==> inputs of 01-19 <==
Design PIPELINE, start of the top module:
module PIPELINE(input clk,
                input rst,
                input btn,
                input on,
                output [31:0] imem_addr,
                input  [31:0] imem_data,
                output [31:0] dmem_addr,
                output [31:0] dmem_wdata,
                output        dmem_we,
                output        dmem_re,
                input  [31:0] dmem_rdata,
                output        wb_we,
                output [4:0]  wb_reg,
                output [31:0] wb_data);
Settings: LEC_CHECK=0, ABC_AREA=0, CAP_MARGIN=20, CELL_PAD_IN_SITES_DETAIL_PLACEMENT=0, CORE_ASPECT_RATIO=0.52, CORE_MARGIN=2, CORE_UTILIZATION=70, CTS_CLUSTER_SIZE=41, MAX_ROUTING_LAYER=met4, PLACE_DENSITY_LB_ADDON=0.01, SETUP_SLACK_MARGIN=1.35, SLEW_MARGIN=25, TNS_END_PERCENT=80; clock period 4.6 ns.
run.sh (not shown) runs the stock make flow with config.mk's settings and CLKGATE_MAP_FILE=.
==> 07-28 (differences from 01-19) <==
- ABC_AREA: 0 -> not set
- CELL_PAD_IN_SITES_DETAIL_PLACEMENT: 0 -> not set
- CORE_ASPECT_RATIO: 0.52 -> not set
- CORE_UTILIZATION: 70 -> 72
- CTS_CLUSTER_SIZE: 41 -> 23
- MAX_ROUTING_LAYER: met4 -> not set
- PLACE_DENSITY_LB_ADDON: 0.01 -> 0.0
- SETUP_SLACK_MARGIN: 1.35 -> 1.28
- SLEW_MARGIN: 25 -> 20
- TNS_END_PERCENT: 80 -> not set
==> flow/constraint.sdc (replaced) <==
create_clock -name core_clock -period 4.74 [get_ports {clk}]
set_input_delay 0.9480 -clock core_clock [delete_from_list [all_inputs] [get_ports {clk}]]
set_output_delay 0.9480 -clock core_clock [all_outputs]
set_load 0.01 [all_outputs]
==> 03-17 (differences from 01-19) <==
- ABC_AREA: 0 -> not set
- CELL_PAD_IN_SITES_DETAIL_PLACEMENT: 0 -> not set
- CORE_ASPECT_RATIO: 0.52 -> not set
- CORE_UTILIZATION: 70 -> 72
- CTS_CLUSTER_DIAMETER: not set -> 376
- CTS_CLUSTER_SIZE: 41 -> not set
- MAX_ROUTING_LAYER: met4 -> not set
- PLACE_DENSITY_LB_ADDON: 0.01 -> 0.06
- SETUP_SLACK_MARGIN: 1.35 -> -0.18
- SLEW_MARGIN: 25 -> 20
- TNS_END_PERCENT: 80 -> not set
==> flow/constraint.sdc (replaced) <==
create_clock -name core_clock -period 1.9 [get_ports {clk}]
set_input_delay 0.3800 -clock core_clock [delete_from_list [all_inputs] [get_ports {clk}]]
set_output_delay 0.3800 -clock core_clock [all_outputs]
set_load 0.01 [all_outputs]
==> results <==
Run status: 03-17 aborted with a tool error; 01-19 failed layout checks; 07-28 aborted with a tool error
Last stage reached: 03-17 4_1_cts; 01-19 -; 07-28 5_1_grt
Reasons for failing layout checks: 03-17 -; 01-19 setup timing; 07-28 -
CTS H-Tree Depth: 03-17 -; 01-19 3; 07-28 4
Core footprint: 03-17 0.09813 mm^2; 01-19 0.1008 mm^2; 07-28 0.09813 mm^2
Pre-CTS WS: 03-17 -3.567 ns; 01-19 -1.273 ns; 07-28 -0.8127 ns
Clock buffer count from CTS: 03-17 -; 01-19 118; 07-28 143
Cell at the root of the clock tree: 03-17 -; 01-19 sky130_fd_sc_hd__clkbuf_16; 07-28 sky130_fd_sc_hd__clkbuf_16
Post-CTS Hold Buffers: 03-17 -; 01-19 0; 07-28 0
Total Die Area: 03-17 0.1012 mm^2; 01-19 0.1042 mm^2; 07-28 0.1012 mm^2
Detailed Place HPWL: 03-17 185,200 um; 01-19 164,600 um; 07-28 164,200 um
Sink Count: 03-17 -; 01-19 1,439; 07-28 1,439
Die height: 03-17 318.2 um; 01-19 233.8 um; 07-28 318.2 um
Placement-stage cell area: 03-17 0.08417 mm^2; 01-19 0.07917 mm^2; 07-28 0.07901 mm^2
Number of buffers added for setup after CTS: 03-17 -; 01-19 120; 07-28 140
Cts repair resizes: 03-17 -; 01-19 559; 07-28 407
Last weighted congestion value of the routability-driven placer: 03-17 1.003; 01-19 1.033; 07-28 0.9822
Number of rows in the core area: 03-17 115; 01-19 84; 07-28 115
Clock tree buffer depth: 03-17 -; 01-19 3; 07-28 3
Placed Cells incl. Taps: 03-17 7,721; 01-19 7,268; 07-28 7,246
Core Density at Floorplan: 03-17 0.7242; 01-19 0.7051; 07-28 0.7242
Width of the die: 03-17 318.2 um; 01-19 445.9 um; 07-28 318.2 um
